$ cat design/flow/run.sh
#!/bin/bash
# the make line also repeats each setting of config.mk as NAME=value (left out here)
make -C /OpenROAD-flow-scripts/flow DESIGN_CONFIG=/design/flow/config.mk WORK_HOME=/design/flow/orfs CLKGATE_MAP_FILE= finish
$ cat design/flow/config.mk
export PLATFORM = sky130hd
export DESIGN_NAME = as2650
export DESIGN_NICKNAME = as2650
export VERILOG_FILES = /design/flow/design.v
export SDC_FILE = /design/flow/constraint.sdc
export NUM_CORES = 4
export LEC_CHECK = 0
export ABC_AREA = 1
export CAP_MARGIN = 20
export CORE_MARGIN = 2
export CORE_UTILIZATION = 63
export CTS_CLUSTER_DIAMETER = 370
export CTS_CLUSTER_SIZE = 99
export PLACE_DENSITY = 0.41
export SETUP_SLACK_MARGIN = 0.96
export SLEW_MARGIN = 20
$ cat design/flow/constraint.sdc
create_clock -name core_clock -period 3.89 [get_ports {clk}]
set_input_delay 0.7780 -clock core_clock [delete_from_list [all_inputs] [get_ports {clk}]]
set_output_delay 0.7780 -clock core_clock [all_outputs]
set_load 0.01 [all_outputs]
$ cat design/flow/design.v
`default_nettype none
module as2650(
	input reset,
	output [12:0] adr,
	input [7:0] dbus_in,
	output [7:0] dbus_out,
	output oeb,
	output rw,
	output opreq,
	output wrp,
	output m_io,
	output d_c,
	input sense,
	output flag,
	input clk
);
	reg [7:0] r0;
	reg [7:0] r123[2:0];
	reg [7:0] r123_2[2:0];
	reg [14:0] pc;
	reg [7:0] psu;
	reg [7:0] psl;
	reg [7:0] ins_reg;
	reg [14:0] stack[7:0];
	reg [7:0] cycle;
	reg halted;
	reg [7:0] holding_reg;
	reg [7:0] addr_buff;
	reg [1:0] idx_ctrl;
	assign flag = psu[6];
	reg r_opreq;
	assign opreq = r_opreq;
	reg r_rw;
	assign rw = r_rw;
	reg [12:0] r_addr;
	assign adr = r_addr;
	reg r_m_io;
	assign m_io = r_m_io;
	reg r_d_c;
	assign d_c = r_d_c;
	reg r_wrp;
	assign wrp = r_wrp;
	reg [7:0] b_buf;
	assign oeb = r_rw ? 0 : 1;
	assign dbus_out = b_buf;
	wire [7:0] instr_reg = ins_reg[1:0] == 0 ? r0 : (psl[4] ? r123_2[ins_reg[1:0] - 1] : r123[ins_reg[1:0] - 1]);
	wire [7:0] instr_reg_p1 = instr_reg + 1;
	wire [7:0] instr_reg_m1 = instr_reg - 1;
	wire [14:0] branch_addr = pc + (dbus_in[6:0] >= 64 ? -(64 - (dbus_in[6:0] - 64)) : dbus_in[6:0]);
	wire carry = psl[0];
	wire overflow = psl[2];
	wire [7:0] rrr = psl[3] ? {carry, instr_reg[7:1]} : {instr_reg[0], instr_reg[7:1]};
	wire [7:0] rrl = psl[3] ? {instr_reg[6:0], carry} : {instr_reg[6:0], instr_reg[7]};
	wire [7:0] input1 = ins_reg[3:2] == 0 ? holding_reg : instr_reg;
	wire [7:0] input2 = ins_reg[3:2] == 0 ? instr_reg : holding_reg;
	wire [7:0] alu_next = alu_step(input1, input2);
	wire [16:0] mul_res = r0 * (psl[4] ? r123_2[0] : r123[0]);
	always @(posedge clk) begin
		if(reset) begin
			pc <= 0;
			r0 <= 0;
			r123[0] <= 0;
			r123[1] <= 0;
			r123[2] <= 0;
			r123_2[0] <= 0;
			r123_2[1] <= 0;
			r123_2[2] <= 0;
			psu <= 0;
			psl <= 0;
			cycle <= 0;
			r_opreq <= 0;
			r_rw <= 0;
			r_addr <= 0;
			r_m_io <= 1;
			r_d_c <= 0;
			r_wrp <= 0;
			halted <= 0;
			idx_ctrl <= 0;
			b_buf <= 0;
		end else if(!halted) begin
			psu[7] <= sense;
			cycle <= cycle + 1;
			if(cycle == 0) begin  
				idx_ctrl <= 0;
				r_m_io <= 1;
				r_opreq <= 1;
				r_rw <= 0;
				r_addr <= pc[12:0];
				pc <= pc + 1;
			end else if(cycle == 1) begin  
				ins_reg <= dbus_in;
				r_opreq <= 0;
			end else begin
				if(ins_reg[4]) begin
					if(ins_reg[3]) begin
						if(ins_reg == 'h9B || ins_reg == 'hBB) begin
							if(cycle == 2) begin  
								pc <= pc + 1;
								r_addr <= pc[12:0];
								r_opreq <= 1;
								r_rw <= 0;
							end else if(cycle == 3) begin  
								if(dbus_in[7]) begin  
									r_addr <= branch_addr[12:0];
									r_opreq <= 1;
									r_rw <= 0;
									cycle <= 8;
									ins_reg <= ins_reg == 'h9B ? 'h1B : 'h3B;
								end else begin  
									pc <= {1'b0, 1'b0, branch_addr[12:0]};
									r_opreq <= 0;
									cycle <= 0;
								end
							end
						end else if(ins_reg == 'h9F || ins_reg == 'hBF) begin
							if(cycle == 2) begin
								pc <= pc + 1;
								r_addr <= pc;
								r_opreq <= 1;
								r_rw <= 0;
							end else if(cycle == 3) begin
								addr_buff <= dbus_in;
								pc <= pc + 1;
								r_addr <= pc;
							end else if(cycle == 4) begin
								if(ins_reg == 'hBF) begin
									stack[psu[2:0]] <= pc;
									psu[2:0] <= psu[2:0] + 1;
								end
								if(addr_buff[7]) begin  
									r_addr <= {addr_buff[4:0], dbus_in};
								end else begin  
									r_opreq <= 0;
									pc <= {addr_buff[4:0], dbus_in} + (psl[4] ? r123_2[2] : r123[2]);
									cycle <= 0;
								end
							end else if(cycle == 5) begin
								addr_buff <= dbus_in;
								r_addr <= r_addr + 1;
							end else if(cycle == 6) begin
								pc <= {addr_buff[6:0], dbus_in};
								r_opreq <= 0;
								cycle <= 0;
							end
						end else begin
							if(cycle == 2) begin
								if(ins_reg[7:4] == 'h5 || ins_reg[7:4] == 'h7 || ins_reg[7:4] == 'hD || ins_reg[7:4] == 'hF) begin
									write_reg(ins_reg[7:4] == 'hD ? instr_reg_p1 : (ins_reg[7:4] == 'hF ? instr_reg_m1 : instr_reg), ins_reg[1:0]);
									if((ins_reg[7:4] == 'hD ? instr_reg_p1 : (ins_reg[7:4] == 'hF ? instr_reg_m1 : instr_reg)) == 0) begin  
										pc <= pc + (ins_reg[2] ? 2 : 1);
										cycle <= 0;
									end else begin
										pc <= pc + 1;
										r_addr <= pc;
										r_opreq <= 1;
										r_rw <= 0;
									end
								end else begin
									if(
										((ins_reg[7:4] == 'h1 || ins_reg[7:4] == 'h3)
										&&
										(ins_reg[1:0] != 'b11 && ins_reg[1:0] != psl[7:6]))
										||
										((ins_reg[7:4] == 'h9 || ins_reg[7:4] == 'hB)
										&&
										(ins_reg[1:0] == psl[7:6]))
										) begin  
										pc <= pc + (ins_reg[2] ? 2 : 1);
										cycle <= 0;
									end else begin
										pc <= pc + 1;
										r_addr <= pc;
										r_opreq <= 1;
										r_rw <= 0;
									end
								end
							end else if(cycle == 3) begin
								if(!ins_reg[2]) begin  
									if(dbus_in[7]) begin  
										r_addr <= branch_addr[12:0];
										cycle <= 8;
									end else begin  
										push_stack();
										pc <= branch_addr[12:0];
										r_opreq <= 0;
										cycle <= 0;
									end
								end else begin  
									addr_buff <= dbus_in;
									pc <= pc + 1;
									r_addr <= pc;
								end
							end else if(cycle == 4) begin  
								if(addr_buff[7]) begin  
									r_addr <= {addr_buff[4:0], dbus_in};
									cycle <= 8;
								end else begin  
									push_stack();
									pc <= {addr_buff[6:0], dbus_in};
									r_opreq <= 0;
									cycle <= 0;
								end
							end else if(cycle == 8) begin  
								addr_buff <= dbus_in;
								r_addr <= r_addr + 1;
							end else if(cycle == 9) begin  
								push_stack();
								pc <= {dbus_in[4:0], addr_buff};
								r_opreq <= 0;
								cycle <= 0;
							end
						end
					end else begin
						if((ins_reg[7:4] == 'h1 || ins_reg[7:4] == 'h3) && ins_reg[2]) begin
							if(cycle == 2) begin
								if(ins_reg[1:0] == 'b11 || ins_reg[1:0] == psl[7:6]) begin  
									pc <= stack[psu[2:0] - 3'd1];
									psu[2:0] <= psu[2:0] - 1;
									if(ins_reg[7:4] == 'h3) begin  
										psu[5] <= 0;
									end
									cycle <= 0;
								end else begin  
									cycle <= 0;
								end
							end
						end else if((ins_reg[7:4] == 'h3 || ins_reg[7:4] == 'h7) && !ins_reg[2]) begin
							if(cycle == 2) begin
								r_opreq <= 1;
								r_rw <= 0;
								r_m_io <= 0;
								r_d_c <= ins_reg[7:4] == 'h7 ? 1 : 0;
							end else if(cycle == 3) begin
								set_cc_for(dbus_in);
								write_reg(dbus_in, ins_reg[1:0]);
								r_opreq <= 0;
								r_m_io <= 1;
								cycle <= 0;
							end
						end else if((ins_reg[7:4] == 'hB || ins_reg[7:4] == 'hF) && !ins_reg[2]) begin
							if(cycle == 2) begin
								r_opreq <= 1;
								r_rw <= 1;
								b_buf <= instr_reg;
								r_m_io <= 0;
								r_d_c <= ins_reg[7:4] == 'hF ? 1 : 0;
							end else if(cycle == 3) begin
								r_wrp <= 1;
							end else if(cycle == 4) begin
								r_wrp <= 0;
								r_opreq <= 0;
								r_rw <= 0;
								r_m_io <= 1;
								cycle <= 0;
							end
						end else if(ins_reg[7:4] == 'h5 && !ins_reg[2]) begin
							if(cycle == 2) begin
								if(psl[3]) begin
									psl[0] <= instr_reg[0];
									psl[5] <= instr_reg[6];
								end
								set_cc_for(rrr);
								write_reg(rrr, ins_reg[1:0]);
								cycle <= 0;
							end
						end else if(ins_reg[7:4] == 'hD && !ins_reg[2]) begin
							if(cycle == 2) begin
								if(psl[3]) begin
									psl[0] <= instr_reg[7];
									psl[5] <= instr_reg[4];
								end
								set_cc_for(rrl);
								write_reg(rrl, ins_reg[1:0]);
								cycle <= 0;
							end
						end else if(ins_reg[7:4] >= 'h94 && ins_reg[7:4] <= 'h97) begin  
							if(cycle == 2) begin
								write_reg(instr_reg + (psl[0] ? 0 : 'hA0) + (psl[5] ? 0 : 'h0A), ins_reg[1:0]);
								cycle <= 0;
							end
						end else begin
							if(cycle == 2) begin
								if(ins_reg == 'h90) begin  
									if(psl[4]) begin
										r123_2[1] <= mul_res[7:0];
										r123_2[2] <= mul_res[15:8];
									end else begin
										r123[1] <= mul_res[7:0];
										r123[2] <= mul_res[15:8];
									end
									cycle <= 0;
								end else if(ins_reg == 'h91) begin  
									if(psl[4]) begin
										r0 <= r123_2[0];
										r123_2[0] <= r0;
									end else begin
										r0 <= r123[0];
										r123[0] <= r0;
									end
									cycle <= 0;
								end else if(ins_reg == 'h10) begin  
									r0 <= stack[psu[2:0] - 3'd1][7:0];
									if(psl[4]) begin
										r123_2[0] <= stack[psu[2:0] - 3'd1][14:8];
									end else begin
										r123[0] <= stack[psu[2:0] - 3'd1][14:8];
									end
									psu[2:0] <= psu[2:0] - 1;
									cycle <= 0;
								end else if(ins_reg == 'h11) begin  
									stack[psu[2:0] - 3'd1][7:0] <= r0;
									if(psl[4]) begin
										stack[psu[2:0]][14:8] <= r123_2[0];
									end else begin
										stack[psu[2:0]][14:8] <= r123[0];
									end
									psu[2:0] <= psu[2:0] + 1;
									cycle <= 0;
								end else if(ins_reg == 'h12) begin
									r0 <= psu;
									set_cc_for(r0);
									cycle <= 0;
								end else if(ins_reg == 'h13) begin
									r0 <= psl;
									set_cc_for(r0);
									cycle <= 0;
								end else if(ins_reg == 'h92) begin
									psu <= r0;
								end else if(ins_reg == 'h93) begin
									psl <= r0;
								end else begin
									r_rw <= 0;
									r_opreq <= 1;
									pc <= pc + 1;
									r_addr <= pc;
								end
							end else if(cycle == 3) begin
								if(ins_reg == 'h74) begin
									psu <= psu & ~dbus_in;
								end else if(ins_reg == 'h75) begin
									psl <= psl & ~dbus_in;
								end else if(ins_reg == 'h76) begin
									psu <= psu | dbus_in;
								end else if(ins_reg == 'h77) begin
									psl <= psl | dbus_in;
								end else if(ins_reg == 'hB4 || ins_reg == 'hB6) begin
									psl[7:6] <= (psu & dbus_in) == dbus_in ? 0 : 2;
								end else if(ins_reg == 'hB5 || ins_reg == 'hB7) begin
									psl[7:6] <= (psl & dbus_in) == dbus_in ? 0 : 2;
								end else if(ins_reg >= 'hF4 && ins_reg <= 'hF7) begin  
									psl[7:6] <= (instr_reg & dbus_in) == dbus_in ? 0 : 2;
								end
								r_opreq <= 0;
								cycle <= 0;
							end
						end
					end
				end else begin
					if(cycle == 2) begin
						if(ins_reg == 'h40) begin  
							halted <= 1;
							cycle <= 0;
						end else if(ins_reg == 'hC0) begin  
							cycle <= 0;
						end else begin
							if(ins_reg[3:2] == 0) begin  
								if(ins_reg[7:4] == 0) begin  
									r0 <= instr_reg;
									set_cc_for(instr_reg);
									cycle <= 0;
								end else if(ins_reg[7:4] == 'hC && ins_reg[3:2] == 0) begin  
									write_reg(r0, ins_reg[1:0]);
									set_cc_for(r0);
									cycle <= 0;
								end else begin  
									holding_reg <= r0;
									cycle <= 4;
								end
							end else begin
								r_opreq <= 1;
								r_rw <= 0;
								r_addr <= pc[12:0];
								pc <= pc + 1;
								if(ins_reg[3:2] == 1) begin
									cycle <= 3;
								end else if(ins_reg[3:2] == 2) begin
									cycle <= 'b10_000000;
								end else if(ins_reg[3:2] == 3) begin
									cycle <= 'b11_000000;
								end
							end
						end
					end else if(cycle == 3) begin
						r_opreq <= 0;
						holding_reg <= dbus_in;
					end else if(cycle == 4) begin
						if(ins_reg[7:5] == 7) begin
							if(psl[1]) begin
								psl[7:6] <= input1 > input2 ? 'b01 : (input1 < input2 ? 'b10 : 'b00);
							end else begin
								psl[7:6] <= input1[7] == input2[7] ? (input1 > input2 ? 'b01 : (input1 < input2 ? 'b10 : 'b00)) : (input1[7] ? 'b10 : 'b01);
							end
						end else begin
							set_cc_for(alu_next);
							write_reg(alu_next, idx_ctrl != 0 || ins_reg[3:2] == 0 ? 0 : ins_reg[1:0]);
							if(ins_reg[7:5] == 4 || ins_reg[7:5] == 5) begin
								psl[5] <= alu_next[4];
								psl[2] <= input1[7] == input2[7] && alu_next[7] != input1[7];
								psl[0] <= alu_next < input1;
							end
						end
						r_opreq <= 0;
						cycle <= 0;
					end
					else if(cycle == 8) begin
						if(ins_reg >= 'hC4 && ins_reg <= 'hC7) begin
							cycle <= 0;
						end else begin
							r_wrp <= 1;
						end
					end else if(cycle == 9) begin
						r_rw <= 0;
						r_wrp <= 0;
						r_opreq <= 0;
						cycle <= 0;
					end
					else if(cycle == 'b10_000000) begin
						cycle <= dbus_in[7] ? 'b01_000000 : (ins_reg[7:5] == 6 ? 8 : 3);  
						r_addr <= pc[12:0] + 1 + (dbus_in[6:0] >= 64 ? -(64 - (dbus_in[6:0] - 64)) : dbus_in[6:0]);  
						if(!dbus_in[7]) begin
							setup_read();
						end
					end
					else if(cycle == 'b11_000000) begin
						addr_buff <= dbus_in;  
						r_addr <= r_addr + 1;  
						pc <= pc + 1;
					end else if(cycle == 'b11_000001) begin
						cycle <= addr_buff[7] ? 'b01_000000 : (ins_reg[7:5] == 6 ? 8 : 3);  
						idx_ctrl <= addr_buff[6:5];
						if(!addr_buff[7]) begin
							if(addr_buff[6:5] == 0) begin
								r_addr <= {addr_buff[4:0], dbus_in};
							end else begin
								r_addr <= {addr_buff[4:0], dbus_in} + (addr_buff[6:5] == 1 ? instr_reg_p1 : (addr_buff[6:5] == 2 ? instr_reg_m1 : instr_reg));
								write_reg(addr_buff[6:5] == 1 ? instr_reg_p1 : (addr_buff[6:5] == 2 ? instr_reg_m1 : instr_reg), ins_reg[1:0]);
							end
							setup_read();
						end else begin
							r_addr <= {addr_buff[4:0], dbus_in};
						end
					end
					else if(cycle == 'b01_000000) begin
						addr_buff <= dbus_in;  
						r_addr <= r_addr + 1;  
					end else if(cycle == 'b01_000001) begin
						if(idx_ctrl == 0) begin
							r_addr <= {addr_buff[4:0], dbus_in};
						end else begin
							r_addr <= {addr_buff[4:0], dbus_in} + (idx_ctrl[1:0] == 1 ? instr_reg_p1 : (idx_ctrl[1:0] == 2 ? instr_reg_m1 : instr_reg));
							write_reg(idx_ctrl[1:0] == 1 ? instr_reg_p1 : (idx_ctrl[1:0] == 2 ? instr_reg_m1 : instr_reg), ins_reg[1:0]);
						end
						cycle <= ins_reg[7:5] == 6 ? 8 : 3;  
						setup_read();
					end
				end
			end
		end
	end
	task write_reg(input [7:0] data, input [1:0] r_addr);
		begin
			if(r_addr == 0) begin
				r0 <= data;
			end else begin
				if(psl[4]) begin
					r123_2[r_addr - 1] <= data;
				end else begin
					r123[r_addr - 1] <= data;
				end
			end
		end
	endtask
	task push_stack();
		begin
			if(ins_reg[7:4] == 'h3 || ins_reg[7:4] == 'h7 || ins_reg[7:4] == 'hB) begin
				stack[psu[2:0]] <= pc;
				psu[2:0] <= psu[2:0] + 1;
			end
		end
	endtask
	task set_cc_for(input [7:0] val);
		begin
			psl[7:6] <= val > 127 ? 'b10 : (val != 0 ? 'b01 : 'b00);
		end
	endtask
	task setup_read();
		begin
			if(ins_reg[7:4] == 'hC) begin
				r_rw <= 1;
				b_buf <= addr_buff[6:5] != 0 ? r0 : instr_reg;  
				cycle <= 8;
			end
		end
	endtask
	function [7:0] alu_step(input [7:0] input1, input [7:0] input2);
		begin
			if(ins_reg[7:5] == 1) begin
				alu_step = input1 ^ input2;
			end else if(ins_reg[7:5] == 2) begin
				alu_step = input1 & input2;
			end else if(ins_reg[7:5] == 3) begin
				alu_step = input1 | input2;
			end else if(ins_reg[7:5] == 4) begin
				alu_step = input1 + input2 + (psl[3] && psl[0]);
			end else if(ins_reg[7:5] == 5) begin
				alu_step = input1 + ~input2 + (!psl[3] || psl[0]);
			end else begin
				alu_step = input2;
			end
		end
	endfunction
endmodule
==> results of run 1 <==
==> routing by layer <==
layer	track usage, %	GRT overflow
met1	84.1	28
met2	95.7	193
met3	72.6	28
met4	78.8	136
met5	46.1	4
==> repair_timing <==
action	CTS
cloned	1
pin swaps	200
buffers inserted	99
gates resized	357
endpoints found under the setup margin	441
==> results.cfg, run 1 <==
; implementation run metrics
[yosys]
area_leaders = edfxtp_1, nand2_1, o21ai_0, inv_1, a21oi_1
yosysUniqueCellTypes = 81
synth_top_cell_by_area = edfxtp_1
top_cell = nand2_1
syn_nets = 4688
syn_avg_cell_area_sq_um = 6.62
netlist.area_leader.share_pct = 20.9
ys_sh_aoi_pct = 25.3
synthArstFlopShare_pct = 0
xor_area_share_pct = 2.70
synth_top_flop_cell = edfxtp_1
ys_cells = 4513
synth_flops = 284
synth_warnings = 1
ys_seq_share_pct = 26.0
edf_count = 208
ys_sh_mux_pct = 0.101
synthTopCellsByCount = nand2_1, inv_1, o21ai_0, nor2_1, a21oi_1
ys_area_sq_um = 29900
adder_share_pct = 7.98
synth_area_sq_um = 29900
yosys.area_share.simple_pct = 27.4
synthCells = 4513
synthTopLogicFamily = simple AND/OR/NAND/NOR gates

[global_route]
grtUsageTotal_pct = 83.1
grt-ovfl-total = 389

[cts]
cts_sinks = 284
cts_buffer_depth = 3
numCtsBuffers = 6
h-tree-depth = 1
cts_root_buffer = clkbuf_16
ctsHoldBuffers = 0

[floorplanning]
io_pins = 39
coreArea_sq_um = 46700
chipArea_sq_um = 49200
floorplanUtilization_pct = 64.0
row_count = 79
die_x_microns = 222
die_h_microns = 222

[placed_design]
dp.cells = 5579
dp_slack_ns = -1.20
port_buffers = 38
post_dp_cell_area_sq_um = 35800
place.gp.congestion = 1.24
place_hpwl_microns = 112000

[status]
outcome = did not finish
error_line = [ERROR GRT-0232] Routing congestion too high. Check the congestion heatmap in the GUI.
haltStage = global routing (5_1_grt)
==> inputs of run 2 (changes only) <==
CORE_UTILIZATION = 40   (was 63)
CTS_CLUSTER_DIAMETER = not set   (was 370)
CTS_CLUSTER_SIZE = not set   (was 99)
MAX_ROUTING_LAYER = met4   (was not set)
PLACE_DENSITY = not set   (was 0.41)
SETUP_SLACK_MARGIN = not set   (was 0.96)
TNS_END_PERCENT = 70   (was not set)
clock period = 8.0 ns   (was 3.89 ns; I/O delays follow)
==> results.cfg, run 2 <==
; synthesis and place-and-route metrics
[yosys]
ys_cells = 4513
area_leaders = edfxtp_1, nand2_1, o21ai_0, inv_1, a21oi_1
synth_area_sq_um = 29900
ys_sh_mux_pct = 0.101
synth_warnings = 1
adder_share_pct = 7.98
syn_nets = 4688
ys_sh_aoi_pct = 25.3
edf_count = 208
synthCells = 4513
syn_avg_cell_area_sq_um = 6.62
synth_flops = 284
yosysUniqueCellTypes = 81
netlist.area_leader.share_pct = 20.9
ys_seq_share_pct = 26.0
ys_area_sq_um = 29900
synth_top_cell_by_area = edfxtp_1
yosys.area_share.simple_pct = 27.4
synth_top_flop_cell = edfxtp_1
xor_area_share_pct = 2.70
synthArstFlopShare_pct = 0
top_cell = nand2_1
synthTopLogicFamily = simple AND/OR/NAND/NOR gates
synthTopCellsByCount = nand2_1, inv_1, o21ai_0, nor2_1, a21oi_1

[sta]
fin_ws_ns = 1.28
grt_setup_unrepaired = no
final-max-slew-violation-count = 0
whs_ns = 0.470
finalHoldViolCount = 0
setup_tns_ns = 0
setup_viol = 0
post-route-min-period_ns = 6.72
fin_crit_sh_pct = 84.0
maxSlewHeadroom_pct = 17.4
skew_ns = 0.0223
max_freq_mhz = 149
worst_slew_pin_slew_ns = 1.24

[flow_run]
tool_warnings = 47
drv_cap = 0

[placed_design]
dp_slack_ns = 1.66
place_hpwl_microns = 120000
port_buffers = 38
dp.cells = 5406
place.gp.congestion = 1.14
post_dp_cell_area_sq_um = 31300

[worst_hold_path]
hp-start = b_buf[6]
hold_path_depth = 1
worstHoldPathType = reg2reg
min_to = b_buf[6]

[setup_path]
cp_slowest_stage_delay_ns = 0.64
cp_top_family = simple AND/OR/NAND/NOR gates
reg2reg_from = ins_reg[0]
r2r_end = r_addr[7]
critPathKind = reg2reg
slowest_stage = ha_1
crit_cells = 33
crit_path_end_kind = flop
r2r_setup_slack_ns = 1.28
start_kind = flop
crit_buf_inv = 6
required_ns = 8.47
reg2regPathDepth = 33
crit_start = ins_reg[0]
path_max_fanout = 32
endpoint = r_addr[7]
crit_arrival_ns = 7.19

[power_and_ir_drop]
p_leak_nw = 13.7
p_per_area_nw_per_um2 = 314
pwr-share-clk_pct = 17.7
irDropWorstVdd_uv = 162
p_comb_mw = 6.39
swShare_pct = 56.1
pg_clk_mw = 1.82
power_frac_comb_pct = 62.4
p_int_mw = 4.50
p_sw_mw = 5.74
maxPowerGroup = combinational cells
pg_seq_mw = 2.03
seqPwrFrac_pct = 19.8

[global_route]
first_global_vias = 32300
antenna_found_initial = 6
grt-ovfl-total = 0
grt_max_degree = 76
grtUsageTotal_pct = 41.7
grt_pass1_wl_microns = 229000

[cts]
cts_tree = built
numCtsBuffers = 39
cts_setup_buffers = 0
h-tree-depth = 2
cts.reportedPaths.clkPinSlew_ns = 0.06
insertion_delay_ns = 0.60
cts_resized = 0
ctsHoldBuffers = 0
cts_root_buffer = clkbuf_16
cts_buffer_depth = 3
cts_sinks = 284

[status]
outcome = no timing/DRC/antenna violations

[route]
routed_via_density = 6.39
first_iter_violations = 5506
drtAntennaViolNets = 0
drc_errors = 0
drtPass1Iterations = 10
drt-total-wl_microns = 161000
post_drt_wl_per_cell_microns = 29.4
via_count = 35100

[finish]
layout.nets = 4653
area_growth_pct = 9.37
stdcell_area_sq_um = 32700
flop_area_sq_um = 7770
fill_cells = 7894
final-comb-area_sq_um = 19000
fin_cells = 5486

[floorplanning]
row_count = 100
chipArea_sq_um = 76900
die_x_microns = 277
io_pins = 39
coreArea_sq_um = 74200
die_h_microns = 277
floorplanUtilization_pct = 40.3
-- run 2: metal layers --
metal	global-route usage [%]	vias up	share of wire, %
met5	-	-	0
met4	26.5	0	7.9
met3	12.0	710	13
met2	58.8	2641	41
met1	52.1	16400	38
li1	-	15400	-
-- run 2: layout make-up --
type | instances | share of cell area [%]
Inverter | 562 | 6.48
Clock buffer | 51 | 3.25
Tap cell | 969 | 3.71
Clock inverter | 20 | 0.755
Sequential cell | 284 | 23.8
Antenna cell | 9 | 0.0689
Timing Repair Buffer | 151 | 3.73
Multi-Input combinational cell | 3440 | 58.2
-- run 2: stage by stage --
stage	power (mW)	util, %
after floorplan	5.65	-
after CTS	9.88	44.0
after global placement	8.09	42.2
after detailed placement	8.06	42.2
after global routing	10.6	44.0
final	10.2	44.0
==> inputs of run 3 (changes only) <==
ABC_AREA = not set   (was 1)
CAP_MARGIN = 15   (was 20)
CELL_PAD_IN_SITES_DETAIL_PLACEMENT = 0   (was not set)
CELL_PAD_IN_SITES_GLOBAL_PLACEMENT = 1   (was not set)
CORE_ASPECT_RATIO = 1.93   (was not set)
CORE_UTILIZATION = 24   (was 40)
CTS_CLUSTER_DIAMETER = 240   (was not set)
HOLD_SLACK_MARGIN = 0.17   (was not set)
MAX_ROUTING_LAYER = not set   (was met4)
SETUP_SLACK_MARGIN = -0.03   (was not set)
TNS_END_PERCENT = not set   (was 70)
clock period = 4.95 ns   (was 8.0 ns; I/O delays follow)
==> results.cfg, run 3 <==
; synthesis and place-and-route metrics
[status]
outcome = finished with violations
violations = negative setup slack

[floorplanning]
die_x_microns = 254
io_pins = 39
floorplanUtilization_pct = 24.2
die_h_microns = 487
chipArea_sq_um = 124000
row_count = 177
coreArea_sq_um = 120000

[cts]
insertion_delay_ns = 0.72
cts_tree = built
cts_sinks = 284
cts_buffer_depth = 3
h-tree-depth = 1
cts.reportedPaths.clkPinSlew_ns = 0.07
cts_root_buffer = clkbuf_16
numCtsBuffers = 31

[setup_path]
crit_cells = 23
crit_start = ins_reg[0]
cp_slowest_stage_delay_ns = 0.52
reg2regPathDepth = 23
slowest_stage = or4_4
crit_buf_inv = 5
crit_path_end_kind = flop
crit_arrival_ns = 5.77
cp_top_family = AND-OR/OR-AND gates
path_max_fanout = 5
required_ns = 5.58
reg2reg_from = ins_reg[0]
start_kind = flop
crit_chain = inv_2 -> ha_4 -> buf_12 -> mux2i_4 -> o22ai_4 -> nor3_4 -> inv_2 -> fa_2 -> buf_6 -> fa_2 -> a21o_1 -> a21oi_4 -> o21bai_1 -> a21oi_2 -> xnor2_1 -> a22o_1 -> a221oi_2 -> inv_1 -> ha_4 -> a21oi_2 -> o21ai_1 -> or4_4 -> a221oi_2
critPathKind = reg2reg
r2r_setup_slack_ns = -0.19

[finish]
layout.nets = 4334
fill_cells = 12800
fin_util_pct = 32.6
flop_area_sq_um = 7770
area_growth_pct = 35.1
final-comb-area_sq_um = 20800
stdcell_area_sq_um = 39300

[yosys]
yosys.area_share.simple_pct = 18.8
area_leaders = edfxtp_1, dfxtp_1, ha_1, nand2_1, a21oi_1
syn_avg_cell_area_sq_um = 8.05
synthArstFlopShare_pct = 0
syn_nets = 3784
ys_seq_share_pct = 26.7
synth_warnings = 1
ys_sh_aoi_pct = 26.8
ys_sh_mux_pct = 9.27
top_cell = nand2_1
ys_area_sq_um = 29000
adder_share_pct = 8.24
synth_flops = 284
edf_count = 208
yosysUniqueCellTypes = 100
synthTopCellsByCount = nand2_1, nor2_1, a21oi_1, clkbuf_1, o21ai_0
synthTopLogicFamily = AND-OR/OR-AND gates
netlist.area_leader.share_pct = 21.5
synth_top_cell_by_area = edfxtp_1
synth_area_sq_um = 29000
xor_area_share_pct = 3.77
ys_cells = 3609
synthCells = 3609
synth_top_flop_cell = edfxtp_1

[sta]
setup_viol = 16
grt_setup_unrepaired = yes
max_freq_mhz = 195
maxSlewHeadroom_pct = 18.2
final-max-slew-violation-count = 0
worst_slew_pin_slew_ns = 1.23
fin_crit_sh_pct = 104
post-route-min-period_ns = 5.14
fin_ws_ns = -0.188
finalHoldViolCount = 0
skew_ns = 0.0697
whs_ns = 0.507

[placed_design]
dp_slack_ns = -0.803
post_dp_cell_area_sq_um = 36400
place.gp.congestion = 1.05
port_buffers = 38
place_hpwl_microns = 159000

[global_route]
grt_max_degree = 74
grt-ovfl-total = 0
grt_pass1_wl_microns = 279000
antenna_found_initial = 11
first_global_vias = 34000
grtUsageTotal_pct = 33.0

[power_and_ir_drop]
p_int_mw = 8.54
pg_clk_mw = 2.64
pg_seq_mw = 3.23
p_sw_mw = 9.20
maxPowerGroup = combinational cells
power_frac_comb_pct = 66.9
pwr-share-clk_pct = 14.9
p_per_area_nw_per_um2 = 452
irDropWorstVdd_uv = 359
swShare_pct = 51.9
finalPower_mw = 17.7
p_leak_nw = 15.4
p_comb_mw = 11.9
seqPwrFrac_pct = 18.2

[route]
drtAntennaViolNets = 0
routed_via_density = 5.91
via_count = 34300
drt-total-wl_microns = 208000
post_drt_wl_per_cell_microns = 35.9
drtPass1Iterations = 5
drc_errors = 0
first_iter_violations = 3268

[worst_hold_path]
min_to = b_buf[7]
worstHoldPathType = reg2reg
hold_path_depth = 2
hp-start = b_buf[7]

[flow_run]
tool_warnings = 52
drv_cap = 0
[run 3: area by class of cell]
class | count | area share, %
multi-input cells | 2835 | 53.1
well taps | 1611 | 5.14
repair buffers | 828 | 17.4
clock buffers | 32 | 1.99
clock inverters | 26 | 0.803
flip-flops and latches | 284 | 19.8
diodes | 5 | 0.0319
inverters | 179 | 1.72
[run 3: metrics by stage]
stage | TNS (ns) | std cells
final | -1.27 | 5800
after global routing | -6.57 | 5796
after CTS | -1.78 | 5768
after detailed placement | -12.80 | 5678
after global placement | -11.58 | 5678
after floorplan | -0.211 | 3609
[run 3: repair_timing]
action | 4_1_cts | 5_1_grt
buffers inserted | 34 | 30
resized | 117 | 143
gates cloned | 0 | 1
pin swaps | 39 | 108
setup endpoints to repair | 54 | 74
hold buffers | 0 | 0
[run 3: per-layer routing]
layer  global-route usage (%)  share of wire, %  up-vias
met2                     57.3                49     1941
met1                     31.4                31    16800
li1                         -                 -    14600
met3                     6.29               6.7      918
met4                     34.2                13       10
met5                        0             0.033        -
==> inputs of run 4 (changes only) <==
CORE_ASPECT_RATIO = 1.08   (was 1.93)
CORE_UTILIZATION = 63   (was 24)
CTS_CLUSTER_DIAMETER = 28   (was 240)
HOLD_SLACK_MARGIN = -0.08   (was 0.17)
MAX_ROUTING_LAYER = met4   (was not set)
SETUP_SLACK_MARGIN = 1.41   (was -0.03)
TNS_END_PERCENT = 5   (was not set)
==> results.cfg, run 4 <==
; implementation run metrics
[status]
outcome = did not finish
haltStage = global routing (5_1_grt)
error_line = [ERROR GRT-0116] Global routing finished with congestion. Check the congestion regions in the DRC Viewer.

[yosys]
yosys.area_share.simple_pct = 18.8
yosysUniqueCellTypes = 100
ys_area_sq_um = 29000
adder_share_pct = 8.24
synth_area_sq_um = 29000
synth_top_cell_by_area = edfxtp_1
synthCells = 3609
area_leaders = edfxtp_1, dfxtp_1, ha_1, nand2_1, a21oi_1
ys_sh_aoi_pct = 26.8
syn_nets = 3784
ys_seq_share_pct = 26.7
xor_area_share_pct = 3.77
netlist.area_leader.share_pct = 21.5
syn_avg_cell_area_sq_um = 8.05
synth_flops = 284
synthArstFlopShare_pct = 0
ys_sh_mux_pct = 9.27
synth_warnings = 1
ys_cells = 3609
synth_top_flop_cell = edfxtp_1
edf_count = 208
top_cell = nand2_1
synthTopCellsByCount = nand2_1, nor2_1, a21oi_1, clkbuf_1, o21ai_0
synthTopLogicFamily = AND-OR/OR-AND gates

[floorplanning]
die_x_microns = 211
row_count = 81
die_h_microns = 227
io_pins = 39
chipArea_sq_um = 47800
coreArea_sq_um = 45400
floorplanUtilization_pct = 64.0

[cts]
cts_sinks = 284
cts_root_buffer = clkbuf_16
cts_buffer_depth = 3
h-tree-depth = 3
numCtsBuffers = 73

[global_route]
grt-ovfl-total = 11
grtUsageTotal_pct = 74.7

[placed_design]
port_buffers = 38
dp_slack_ns = -0.814
post_dp_cell_area_sq_um = 32700
place_hpwl_microns = 103000
place.gp.congestion = 1.23
==> run 4: metal layers <==
layer | overflow | GRT usage (%)
met5 | - | -
met4 | 3 | 68.9
met3 | 2 | 55.4
met2 | 5 | 90.9
met1 | 1 | 75.8
==> run 4: metrics by stage <==
step,hold slack [ns],instances
after floorplan,0.460,3609
after CTS,0.503,4531
after global placement,0.482,4349
after detailed placement,0.486,4349
==> run 4: what timing repair did <==
item | CTS
buffers inserted | 47
pin swaps | 202
endpoints found under the hold margin | 0
setup endpoints to repair | 437
hold buffers | 0
gates resized | 402
==> inputs of run 5 (changes only) <==
ABC_AREA = 1   (was not set)
CAP_MARGIN = 20   (was 15)
CELL_PAD_IN_SITES_DETAIL_PLACEMENT = not set   (was 0)
CELL_PAD_IN_SITES_GLOBAL_PLACEMENT = not set   (was 1)
CORE_ASPECT_RATIO = not set   (was 1.08)
CORE_UTILIZATION = 70   (was 63)
CTS_CLUSTER_DIAMETER = 364   (was 28)
CTS_CLUSTER_SIZE = 31   (was not set)
HOLD_SLACK_MARGIN = not set   (was -0.08)
MAX_ROUTING_LAYER = not set   (was met4)
SETUP_SLACK_MARGIN = 0.13   (was 1.41)
TNS_END_PERCENT = not set   (was 5)
clock period = 4.48 ns   (was 4.95 ns; I/O delays follow)
==> results.cfg, run 5 <==
; implementation run metrics
[placed_design]
dp.cells = 5306
post_dp_cell_area_sq_um = 33500
place.gp.congestion = 1.31
port_buffers = 38
dp_slack_ns = -0.607
place_hpwl_microns = 103000

[yosys]
edf_count = 208
ys_sh_aoi_pct = 25.3
ys_sh_mux_pct = 0.101
synthTopCellsByCount = nand2_1, inv_1, o21ai_0, nor2_1, a21oi_1
ys_area_sq_um = 29900
syn_avg_cell_area_sq_um = 6.62
synth_top_flop_cell = edfxtp_1
ys_seq_share_pct = 26.0
synthCells = 4513
ys_cells = 4513
yosys.area_share.simple_pct = 27.4
synthArstFlopShare_pct = 0
adder_share_pct = 7.98
area_leaders = edfxtp_1, nand2_1, o21ai_0, inv_1, a21oi_1
top_cell = nand2_1
yosysUniqueCellTypes = 81
netlist.area_leader.share_pct = 20.9
synthTopLogicFamily = simple AND/OR/NAND/NOR gates
synth_warnings = 1
synth_flops = 284
synth_top_cell_by_area = edfxtp_1
syn_nets = 4688
synth_area_sq_um = 29900
xor_area_share_pct = 2.70

[cts]
numCtsBuffers = 13
cts_buffer_depth = 3
cts_root_buffer = clkbuf_16
cts_sinks = 284
ctsHoldBuffers = 0
h-tree-depth = 1

[floorplanning]
io_pins = 39
die_h_microns = 211
coreArea_sq_um = 42000
die_x_microns = 211
floorplanUtilization_pct = 71.0
chipArea_sq_um = 44300
row_count = 75

[global_route]
grtUsageTotal_pct = 73.1
grt-ovfl-total = 12

[status]
haltStage = global routing (5_1_grt)
error_line = [ERROR GRT-0232] Routing congestion too high. Check the congestion heatmap in the GUI.
outcome = did not finish
run 5: layer usage:
layer	overflow	global-route usage, %
met1	0	75.4
met2	0	89.4
met3	3	57.1
met4	9	68.2
met5	0	30.5
run 5: repair_timing:
item,4_1_cts
pin swaps,81
endpoints found under the setup margin,34
resized,130
buffers inserted,44
run 5: through the flow:
| step | setup TNS (ns) | hold WS, ns |
|---|---|---|
| floorplan | -0.677 | 0.440 |
| CTS | -4.26 | 0.487 |
| detailed placement | -9.60 | 0.456 |
| global placement | -6.66 | 0.447 |
==> inputs of run 6 (changes only) <==
CORE_ASPECT_RATIO = 0.5   (was not set)
CORE_UTILIZATION = 69   (was 70)
CTS_CLUSTER_DIAMETER = 370   (was 364)
CTS_CLUSTER_SIZE = 99   (was 31)
PLACE_DENSITY = 0.41   (was not set)
SETUP_SLACK_MARGIN = 0.96   (was 0.13)
TNS_END_PERCENT = 10   (was not set)
clock period = 3.89 ns   (was 4.48 ns; I/O delays follow)
==> results.cfg, run 6 <==
; implementation run metrics
[status]
outcome = did not finish
haltStage = global routing (5_1_grt)
error_line = [ERROR GRT-0116] Global routing finished with congestion. Check the congestion regions in the DRC Viewer.

[yosys]
synthArstFlopShare_pct = 0
top_cell = nand2_1
synth_warnings = 1
synth_flops = 284
synthTopCellsByCount = nand2_1, inv_1, o21ai_0, nor2_1, a21oi_1
ys_sh_aoi_pct = 25.3
ys_seq_share_pct = 26.0
syn_nets = 4688
synth_top_cell_by_area = edfxtp_1
xor_area_share_pct = 2.70
yosysUniqueCellTypes = 81
synthCells = 4513
edf_count = 208
synth_top_flop_cell = edfxtp_1
ys_area_sq_um = 29900
synth_area_sq_um = 29900
yosys.area_share.simple_pct = 27.4
netlist.area_leader.share_pct = 20.9
ys_cells = 4513
syn_avg_cell_area_sq_um = 6.62
adder_share_pct = 7.98
area_leaders = edfxtp_1, nand2_1, o21ai_0, inv_1, a21oi_1
ys_sh_mux_pct = 0.101
synthTopLogicFamily = simple AND/OR/NAND/NOR gates

[floorplanning]
row_count = 53
die_h_microns = 151
io_pins = 39
floorplanUtilization_pct = 70.6
chipArea_sq_um = 45100
die_x_microns = 298
coreArea_sq_um = 42300

[global_route]
grt-ovfl-total = 7
grtUsageTotal_pct = 76.1

[placed_design]
dp_slack_ns = -1.25
dp.cells = 5549
place.gp.congestion = 1.31
place_hpwl_microns = 110000
port_buffers = 38

[cts]
numCtsBuffers = 6
cts_buffer_depth = 3
cts_root_buffer = clkbuf_16
cts_sinks = 284
h-tree-depth = 1
## run 6: layer usage
metal | global-route usage (%) | overflow
met2 | 89.3 | 4
met4 | 67.7 | 2
met3 | 65.7 | 1
met5 | 54.7 | 0
met1 | 77.4 | 0
## run 6: metrics by stage
| stage | cell area, sq um | hold slack [ns] |
|---|---|---|
| 2_1_floorplan | 30300 | 0.440 |
| 3_3_place_gp | 35300 | 0.449 |
| 3_5_place_dp | 35300 | 0.454 |
| 4_1_cts | 37400 | 0.483 |
## run 6: repair_timing
item | in CTS
setup buffers | 79
endpoints found under the hold margin | 0
hold buffers | 0
setup endpoints to repair | 445
pin swaps | 177
gates cloned | 3
gates resized | 293
==> inputs of run 7 (changes only) <==
CAP_MARGIN = 15   (was 20)
CELL_PAD_IN_SITES_DETAIL_PLACEMENT = 0   (was not set)
CELL_PAD_IN_SITES_GLOBAL_PLACEMENT = 0   (was not set)
CORE_UTILIZATION = 72   (was 69)
CTS_CLUSTER_DIAMETER = 240   (was 370)
CTS_CLUSTER_SIZE = 14   (was 99)
HOLD_SLACK_MARGIN = 0.17   (was not set)
PLACE_DENSITY = not set   (was 0.41)
PLACE_DENSITY_LB_ADDON = 0.2   (was not set)
SETUP_SLACK_MARGIN = -0.03   (was 0.96)
SLEW_MARGIN = 40   (was 20)
TNS_END_PERCENT = not set   (was 10)
clock period = 3.85 ns   (was 3.89 ns; I/O delays follow)
==> results.cfg, run 7 <==
; implementation run metrics
[status]
outcome = did not finish
haltStage = global routing (5_1_grt)
error_line = [ERROR GRT-0116] Global routing finished with congestion. Check the congestion regions in the DRC Viewer.

[placed_design]
place.gp.congestion = 1.34
place_hpwl_microns = 113000
dp_slack_ns = -1.37
port_buffers = 38

[yosys]
synth_top_flop_cell = edfxtp_1
synth_warnings = 1
synthTopLogicFamily = simple AND/OR/NAND/NOR gates
syn_avg_cell_area_sq_um = 6.62
ys_sh_aoi_pct = 25.3
xor_area_share_pct = 2.70
edf_count = 208
yosysUniqueCellTypes = 81
ys_cells = 4513
synthCells = 4513
yosys.area_share.simple_pct = 27.4
ys_area_sq_um = 29900
synth_top_cell_by_area = edfxtp_1
ys_seq_share_pct = 26.0
netlist.area_leader.share_pct = 20.9
adder_share_pct = 7.98
synth_flops = 284
area_leaders = edfxtp_1, nand2_1, o21ai_0, inv_1, a21oi_1
ys_sh_mux_pct = 0.101
synth_area_sq_um = 29900
synthArstFlopShare_pct = 0
synthTopCellsByCount = nand2_1, inv_1, o21ai_0, nor2_1, a21oi_1
syn_nets = 4688
top_cell = nand2_1

[floorplanning]
io_pins = 39
coreArea_sq_um = 40700
row_count = 52
floorplanUtilization_pct = 73.4
die_x_microns = 292
die_h_microns = 148
chipArea_sq_um = 43200

[cts]
numCtsBuffers = 24
cts_buffer_depth = 3
cts_sinks = 284
cts_root_buffer = clkbuf_16
ctsHoldBuffers = 0
h-tree-depth = 1

[global_route]
grt-ovfl-total = 2421
grtUsageTotal_pct = 99.6
## run 7: timing repair
action	CTS
setup endpoints to repair	104
gates resized	415
setup buffers	122
gates cloned	1
pin swaps	194
## run 7: through the flow
step | cell area [sq um] | instances | hold slack (ns) | setup TNS [ns] | util, %
after CTS | 38200 | 5657 | 0.483 | -38.18 | 93.9
after detailed placement | 35200 | 5515 | 0.453 | -45.37 | 86.5
after global placement | 35200 | 5515 | 0.449 | -29.89 | 86.5
after floorplan | 30200 | 4513 | 0.440 | -9.53 | -
## run 7: layer usage
metal	overflow	GRT usage, %
met1	259	94.6
met2	1283	112
met3	284	91.3
met4	571	104
met5	24	81.6
==> inputs of run 8 (changes only) <==
CELL_PAD_IN_SITES_DETAIL_PLACEMENT = not set   (was 0)
CELL_PAD_IN_SITES_GLOBAL_PLACEMENT = not set   (was 0)
CORE_ASPECT_RATIO = not set   (was 0.5)
CORE_UTILIZATION = 40   (was 72)
CTS_CLUSTER_DIAMETER = not set   (was 240)
CTS_CLUSTER_SIZE = not set   (was 14)
GPL_TIMING_DRIVEN = 0   (was not set)
HOLD_SLACK_MARGIN = not set   (was 0.17)
MAX_ROUTING_LAYER = met4   (was not set)
MIN_ROUTING_LAYER = met2   (was not set)
PLACE_DENSITY_LB_ADDON = not set   (was 0.2)
SETUP_SLACK_MARGIN = not set   (was -0.03)
SLEW_MARGIN = 25   (was 40)
TNS_END_PERCENT = 45   (was not set)
clock period = 4.76 ns   (was 3.85 ns; I/O delays follow)
==> results.cfg, run 8 <==
; implementation run metrics
[yosys]
syn_nets = 4688
ys_cells = 4513
synthTopLogicFamily = simple AND/OR/NAND/NOR gates
netlist.area_leader.share_pct = 20.9
synth_top_cell_by_area = edfxtp_1
synthTopCellsByCount = nand2_1, inv_1, o21ai_0, nor2_1, a21oi_1
ys_area_sq_um = 29900
ys_seq_share_pct = 26.0
yosys.area_share.simple_pct = 27.4
synth_flops = 284
adder_share_pct = 7.98
syn_avg_cell_area_sq_um = 6.62
synthCells = 4513
edf_count = 208
synth_area_sq_um = 29900
synth_top_flop_cell = edfxtp_1
top_cell = nand2_1
yosysUniqueCellTypes = 81
xor_area_share_pct = 2.70
synthArstFlopShare_pct = 0
area_leaders = edfxtp_1, nand2_1, o21ai_0, inv_1, a21oi_1
ys_sh_aoi_pct = 25.3
ys_sh_mux_pct = 0.101
synth_warnings = 1

[status]
error_line = [ERROR GRT-0116] Global routing finished with congestion. Check the congestion regions in the DRC Viewer.
haltStage = global routing (5_1_grt)
outcome = did not finish

[floorplanning]
coreArea_sq_um = 74200
io_pins = 39
floorplanUtilization_pct = 40.3
chipArea_sq_um = 76900
row_count = 100
die_h_microns = 277
die_x_microns = 277

[placed_design]
port_buffers = 37
place_hpwl_microns = 153000
post_dp_cell_area_sq_um = 31800
place.gp.congestion = 1.34
dp.cells = 5531

[global_route]
grt-ovfl-total = 890
grtUsageTotal_pct = 91.2

[cts]
cts_buffer_depth = 3
cts_sinks = 284
numCtsBuffers = 38
cts_root_buffer = clkbuf_16
ctsHoldBuffers = 0
h-tree-depth = 2
[run 8: metrics by stage]
stage                     TNS [ns]  hold slack [ns]  worst slack, ns  util, %
after floorplan                  0            0.440          0.00232        -
after global placement     -320.33            0.448            -3.27     42.6
after detailed placement   -217.13            0.453            -3.18     42.8
after CTS                    -4.33            0.475           -0.407     47.9
[run 8: timing repair]
item,4_1_cts
gates resized,363
buffers inserted,148
pin swaps,119
setup endpoints to repair,213
cloned,3
[run 8: routing by layer]
metal,global-route usage [%],overflow
met5,-,-
met4,75.3,103
met1,-,-
met3,97.8,661
met2,93.4,126
==> inputs of run 9 (changes only) <==
ABC_AREA = not set   (was 1)
CAP_MARGIN = 20   (was 15)
CORE_UTILIZATION = 64   (was 40)
CTS_CLUSTER_DIAMETER = 29   (was not set)
GPL_TIMING_DRIVEN = not set   (was 0)
MIN_ROUTING_LAYER = not set   (was met2)
SETUP_SLACK_MARGIN = 1.97   (was not set)
SLEW_MARGIN = 20   (was 25)
TNS_END_PERCENT = 35   (was 45)
clock period = 6.78 ns   (was 4.76 ns; I/O delays follow)
==> results.cfg, run 9 <==
; implementation run metrics
[yosys]
synth_top_flop_cell = edfxtp_1
ys_seq_share_pct = 26.7
synth_top_cell_by_area = edfxtp_1
xor_area_share_pct = 3.77
adder_share_pct = 8.24
yosysUniqueCellTypes = 100
synth_flops = 284
ys_area_sq_um = 29000
yosys.area_share.simple_pct = 18.8
top_cell = nand2_1
synth_area_sq_um = 29000
area_leaders = edfxtp_1, dfxtp_1, ha_1, nand2_1, a21oi_1
edf_count = 208
ys_sh_mux_pct = 9.27
syn_avg_cell_area_sq_um = 8.05
synthCells = 3609
synthTopCellsByCount = nand2_1, nor2_1, a21oi_1, clkbuf_1, o21ai_0
synth_warnings = 1
synthTopLogicFamily = AND-OR/OR-AND gates
syn_nets = 3784
synthArstFlopShare_pct = 0
ys_sh_aoi_pct = 26.8
netlist.area_leader.share_pct = 21.5
ys_cells = 3609

[cts]
ctsHoldBuffers = 0
cts_sinks = 284
h-tree-depth = 3
cts_buffer_depth = 3
cts_root_buffer = clkbuf_16
numCtsBuffers = 73

[status]
haltStage = global routing (5_1_grt)
outcome = did not finish
error_line = [ERROR GRT-0232] Routing congestion too high. Check the congestion heatmap in the GUI.

[floorplanning]
row_count = 78
coreArea_sq_um = 45100
chipArea_sq_um = 47100
die_h_microns = 217
die_x_microns = 217
floorplanUtilization_pct = 64.4
io_pins = 39

[global_route]
grtUsageTotal_pct = 85.2
grt-ovfl-total = 374

[placed_design]
port_buffers = 38
place_hpwl_microns = 103000
place.gp.congestion = 1.21
[run 9: what timing repair did]
item	4_1_cts
resized	189
endpoints found under the setup margin	271
pin swaps	90
cloned	2
setup buffers	103
[run 9: stage by stage]
stage / setup slack [ns] / hold slack, ns / instances / instance area, sq um
detailed placement: 0.840 / 0.488 / 4069 / 30400
CTS: 1.63 / 0.498 / 4309 / 34600
floorplan: 1.67 / 0.460 / 3609 / 29600
global placement: 0.902 / 0.482 / 4069 / 30400
[run 9: layer usage]
layer	overflow	track usage, %
met3	33	73.2
met4	132	80.4
met2	181	95.3
met5	-	-
met1	28	86.3
==> inputs of run 10 (changes only) <==
ABC_AREA = 1   (was not set)
CORE_ASPECT_RATIO = 0.69   (was not set)
CORE_UTILIZATION = 72   (was 64)
CTS_CLUSTER_DIAMETER = 370   (was 29)
CTS_CLUSTER_SIZE = 99   (was not set)
MAX_ROUTING_LAYER = not set   (was met4)
PLACE_DENSITY = 0.41   (was not set)
SETUP_SLACK_MARGIN = 0.96   (was 1.97)
TNS_END_PERCENT = 10   (was 35)
clock period = 3.89 ns   (was 6.78 ns; I/O delays follow)
==> results.cfg, run 10 <==
; implementation run metrics
[status]
outcome = did not finish
haltStage = global routing (5_1_grt)
error_line = [ERROR GRT-0116] Global routing finished with congestion. Check the congestion regions in the DRC Viewer.

[floorplanning]
coreArea_sq_um = 40600
chipArea_sq_um = 43200
io_pins = 39
row_count = 61
die_h_microns = 173
floorplanUtilization_pct = 73.6
die_x_microns = 249

[yosys]
syn_avg_cell_area_sq_um = 6.62
synth_top_flop_cell = edfxtp_1
ys_cells = 4513
ys_seq_share_pct = 26.0
top_cell = nand2_1
edf_count = 208
synth_top_cell_by_area = edfxtp_1
adder_share_pct = 7.98
synthTopLogicFamily = simple AND/OR/NAND/NOR gates
synth_warnings = 1
xor_area_share_pct = 2.70
netlist.area_leader.share_pct = 20.9
area_leaders = edfxtp_1, nand2_1, o21ai_0, inv_1, a21oi_1
syn_nets = 4688
ys_sh_mux_pct = 0.101
ys_area_sq_um = 29900
synthArstFlopShare_pct = 0
synth_flops = 284
yosysUniqueCellTypes = 81
synthCells = 4513
synthTopCellsByCount = nand2_1, inv_1, o21ai_0, nor2_1, a21oi_1
yosys.area_share.simple_pct = 27.4
ys_sh_aoi_pct = 25.3
synth_area_sq_um = 29900

[cts]
numCtsBuffers = 6
h-tree-depth = 1
cts_sinks = 284
cts_root_buffer = clkbuf_16
ctsHoldBuffers = 0
cts_buffer_depth = 3

[placed_design]
port_buffers = 38
place.gp.congestion = 1.34
place_hpwl_microns = 111000

[global_route]
grt-ovfl-total = 1083
grtUsageTotal_pct = 93.9
==> run 10: per-layer routing <==
layer,GRT overflow,track usage [%]
met1,131,93.6
met2,488,101
met3,144,87.6
met4,299,92.9
met5,21,76.0
==> run 10: stage by stage <==
step           setup WS [ns]  instances  setup TNS, ns  cell area (sq um)  hold slack [ns]
2_1_floorplan         -0.833       4513          -8.34              30300            0.440
3_3_place_gp           -1.04       5464         -29.24              34900            0.450
3_5_place_dp           -1.35       5464         -37.59              34900            0.462
4_1_cts                -1.15       5591         -32.08              37500            0.491
==> run 10: what timing repair did <==
action / 4_1_cts
endpoints found under the setup margin: 443
pin swaps: 197
endpoints found under the hold margin: 0
buffers inserted: 119
gates resized: 406
==> inputs of run 11 (changes only) <==
CELL_PAD_IN_SITES_GLOBAL_PLACEMENT = 2   (was not set)
CORE_ASPECT_RATIO = not set   (was 0.69)
CORE_UTILIZATION = 50   (was 72)
CTS_CLUSTER_DIAMETER = not set   (was 370)
CTS_CLUSTER_SIZE = 24   (was 99)
MIN_ROUTING_LAYER = met2   (was not set)
PLACE_DENSITY = not set   (was 0.41)
SETUP_SLACK_MARGIN = not set   (was 0.96)
TNS_END_PERCENT = not set   (was 10)
clock period = 8.0 ns   (was 3.89 ns; I/O delays follow)
==> results.cfg, run 11 <==
; implementation run metrics
[status]
outcome = did not finish
haltStage = global placement without I/O (3_1_place_gp_skip_io)
error_line = [ERROR GPL-0301] Utilization 102.409 % exceeds 100%.

[yosys]
ys_seq_share_pct = 26.0
synthTopLogicFamily = simple AND/OR/NAND/NOR gates
yosys.area_share.simple_pct = 27.4
ys_sh_aoi_pct = 25.3
synth_top_cell_by_area = edfxtp_1
syn_avg_cell_area_sq_um = 6.62
syn_nets = 4688
adder_share_pct = 7.98
edf_count = 208
area_leaders = edfxtp_1, nand2_1, o21ai_0, inv_1, a21oi_1
synthCells = 4513
xor_area_share_pct = 2.70
synth_flops = 284
synthTopCellsByCount = nand2_1, inv_1, o21ai_0, nor2_1, a21oi_1
ys_cells = 4513
yosysUniqueCellTypes = 81
netlist.area_leader.share_pct = 20.9
synthArstFlopShare_pct = 0
ys_sh_mux_pct = 0.101
top_cell = nand2_1
ys_area_sq_um = 29900
synth_warnings = 1
synth_top_flop_cell = edfxtp_1
synth_area_sq_um = 29900

[floorplanning]
coreArea_sq_um = 59000
row_count = 89
chipArea_sq_um = 61700
die_h_microns = 248
floorplanUtilization_pct = 50.6
die_x_microns = 248
==> inputs of run 12 (changes only) <==
ABC_AREA = 0   (was 1)
CAP_MARGIN = 30   (was 20)
GPL_TIMING_DRIVEN = 1   (was not set)
MIN_ROUTING_LAYER = met1   (was met2)
SLEW_MARGIN = 30   (was 20)
==> results.cfg, run 12 <==
; synthesis and place-and-route metrics
[yosys]
top_cell = nand2_1
synthTopLogicFamily = AND-OR/OR-AND gates
syn_avg_cell_area_sq_um = 8.05
synth_top_flop_cell = edfxtp_1
edf_count = 208
synthArstFlopShare_pct = 0
synth_warnings = 1
synth_flops = 284
adder_share_pct = 8.24
ys_sh_aoi_pct = 26.8
synth_area_sq_um = 29000
syn_nets = 3784
synthCells = 3609
ys_area_sq_um = 29000
xor_area_share_pct = 3.77
area_leaders = edfxtp_1, dfxtp_1, ha_1, nand2_1, a21oi_1
yosys.area_share.simple_pct = 18.8
yosysUniqueCellTypes = 100
synthTopCellsByCount = nand2_1, nor2_1, a21oi_1, clkbuf_1, o21ai_0
ys_seq_share_pct = 26.7
synth_top_cell_by_area = edfxtp_1
netlist.area_leader.share_pct = 21.5
ys_cells = 3609
ys_sh_mux_pct = 9.27

[cts]
insertion_delay_ns = 0.62
ctsHoldBuffers = 0
cts.reportedPaths.clkPinSlew_ns = 0.06
cts_sinks = 284
cts_resized = 0
h-tree-depth = 2
cts_root_buffer = clkbuf_16
numCtsBuffers = 36
cts_tree = built
cts_setup_buffers = 0
cts_buffer_depth = 3

[route]
post_drt_wl_per_cell_microns = 35.0
via_count = 32700
drtPass1Iterations = 8
first_iter_violations = 5124
drc_errors = 0
drt-total-wl_microns = 151000
drtAntennaViolNets = 0
routed_via_density = 7.60

[sta]
grt_setup_unrepaired = no
skew_ns = 0.0582
setup_tns_ns = 0
whs_ns = 0.502
fin_crit_sh_pct = 86.3
worst_slew_pin_slew_ns = 1.19
final-max-slew-violation-count = 0
max_freq_mhz = 145
setup_viol = 0
post-route-min-period_ns = 6.91
finalHoldViolCount = 0
maxSlewHeadroom_pct = 18.9

[setup_path]
start_kind = flop
crit_arrival_ns = 7.35
crit_start = ins_reg[1]
r2r_end = r_addr[8]
slowest_stage = ha_1
reg2regPathDepth = 22
crit_buf_inv = 5
reg2reg_from = ins_reg[1]
cp_slowest_stage_delay_ns = 0.85
crit_cells = 22
crit_chain = inv_1 -> ha_1 -> buf_4 -> mux2i_1 -> o22ai_1 -> nor3_2 -> inv_1 -> ha_1 -> o311ai_1 -> nor3_1 -> a22oi_1 -> xnor2_1 -> inv_1 -> ha_1 -> inv_1 -> o21bai_1 -> a21oi_1 -> nor2_1 -> o221ai_1 -> nand3_1 -> a222oi_1 -> a211oi_1
crit_path_frequent_cell = inv_1
r2r_setup_slack_ns = 1.09
endpoint = r_addr[8]
critPathKind = reg2reg
crit_path_end_kind = flop
path_max_fanout = 20
cp_top_family = AND-OR/OR-AND gates
required_ns = 8.44

[floorplanning]
die_x_microns = 245
io_pins = 39
chipArea_sq_um = 60000
coreArea_sq_um = 57600
floorplanUtilization_pct = 50.4
die_h_microns = 245
row_count = 88

[finish]
area_growth_pct = 8.76
layout.nets = 3678
fill_cells = 5339

[worst_hold_path]
hold_path_depth = 2
min_to = b_buf[0]
worstHoldPathType = reg2reg
hp-start = b_buf[0]

[power_and_ir_drop]
p_sw_mw = 4.58
swShare_pct = 51.8
p_int_mw = 4.26
p_per_area_nw_per_um2 = 280
p_leak_nw = 11.8
pg_seq_mw = 1.98
power_frac_comb_pct = 58.1
pg_clk_mw = 1.73
pwr-share-clk_pct = 19.5
maxPowerGroup = combinational cells
p_comb_mw = 5.14
irDropWorstVdd_uv = 209
seqPwrFrac_pct = 22.4

[global_route]
antenna_found_initial = 4
grt_max_degree = 81
grt-ovfl-total = 0
grt_pass1_wl_microns = 214000
first_global_vias = 30100
grtUsageTotal_pct = 48.9

[status]
outcome = no timing/DRC/antenna violations

[flow_run]
tool_warnings = 49
drv_cap = 0

[placed_design]
place_hpwl_microns = 109000
place.gp.congestion = 1.12
port_buffers = 38
## run 12: metrics by stage
stage,setup slack (ns),utilization [%],area (sq um),total power [mW],std cells
after CTS,1.28,54.7,31500,8.46,4295
final,1.09,54.9,31600,8.85,4300
after global routing,0.668,54.8,31600,9.03,4296
after global placement,1.39,52.6,30300,6.72,4229
after detailed placement,1.29,52.6,30300,6.75,4229
after floorplan,1.74,-,29000,4.94,3609
## run 12: layer usage
metal  GRT usage (%)  vias up  part of all wire, %
met5               0        -                0.084
met4            30.5        4                  8.4
met3            20.6      801                   16
met2            68.8     2934                   39
met1            61.6    15600                   36
li1                -    13300                    -
## run 12: layout make-up
type,count,area (sq um),share of cell area (%)
timing repair buffer,167,1350,4.28
clock buffer,49,990,3.13
multi-input combinational,2835,19600,62.1
sequential,284,7770,24.6
clock inverter,17,221,0.701
tap,765,957,3.03
inverter,179,672,2.13
antenna,4,10.0,0.0317
==> inputs of run 13 (changes only) <==
ABC_AREA = not set   (was 0)
CAP_MARGIN = 20   (was 30)
CELL_PAD_IN_SITES_GLOBAL_PLACEMENT = not set   (was 2)
CORE_ASPECT_RATIO = 1.63   (was not set)
CORE_UTILIZATION = 64   (was 50)
CTS_CLUSTER_SIZE = not set   (was 24)
GPL_TIMING_DRIVEN = not set   (was 1)
MAX_ROUTING_LAYER = met4   (was not set)
MIN_ROUTING_LAYER = not set   (was met1)
SLEW_MARGIN = 20   (was 30)
clock period = 5.16 ns   (was 8.0 ns; I/O delays follow)
==> results.cfg, run 13 <==
; implementation run metrics
[status]
outcome = did not finish
error_line = [ERROR GRT-0116] Global routing finished with congestion. Check the congestion regions in the DRC Viewer.
haltStage = global routing (5_1_grt)

[yosys]
top_cell = nand2_1
synth_flops = 284
ys_area_sq_um = 29000
syn_avg_cell_area_sq_um = 8.05
ys_sh_mux_pct = 9.27
synthArstFlopShare_pct = 0
adder_share_pct = 8.24
synth_warnings = 1
edf_count = 208
synthCells = 3609
synthTopLogicFamily = AND-OR/OR-AND gates
synthTopCellsByCount = nand2_1, nor2_1, a21oi_1, clkbuf_1, o21ai_0
ys_seq_share_pct = 26.7
ys_cells = 3609
synth_top_flop_cell = edfxtp_1
synth_area_sq_um = 29000
yosysUniqueCellTypes = 100
syn_nets = 3784
yosys.area_share.simple_pct = 18.8
area_leaders = edfxtp_1, dfxtp_1, ha_1, nand2_1, a21oi_1
netlist.area_leader.share_pct = 21.5
ys_sh_aoi_pct = 26.8
xor_area_share_pct = 3.77
synth_top_cell_by_area = edfxtp_1

[placed_design]
port_buffers = 38
place_hpwl_microns = 116000
dp.cells = 4404
place.gp.congestion = 1.25

[floorplanning]
io_pins = 39
floorplanUtilization_pct = 64.8
coreArea_sq_um = 44800
row_count = 99
die_h_microns = 276
chipArea_sq_um = 47200
die_x_microns = 171

[cts]
cts_sinks = 284
h-tree-depth = 1
cts_buffer_depth = 3
ctsHoldBuffers = 0
numCtsBuffers = 30
cts_root_buffer = clkbuf_16

[global_route]
grtUsageTotal_pct = 84.2
grt-ovfl-total = 1247
## run 13: through the flow
step                      util (%)  hold slack (ns)  TNS, ns  setup WS, ns  area, sq um
after global placement        72.9            0.472    -3.81        -0.580        32700
after CTS                     76.3            0.501   -0.305        -0.156        34200
after detailed placement      72.9            0.483    -6.38        -0.606        32700
after floorplan                  -            0.460        0      0.000632        29300
## run 13: timing repair
action,CTS
gates cloned,1
buffers inserted,14
pin swaps,47
gates resized,84
endpoints found under the setup margin,37
## run 13: layer usage
metal  track usage (%)  overflow
met2               102       840
met4              86.6       344
met1              79.5        20
met3              65.8        43
met5                 -         -
No activity file was given, so power comes from the tool's default toggle rates.
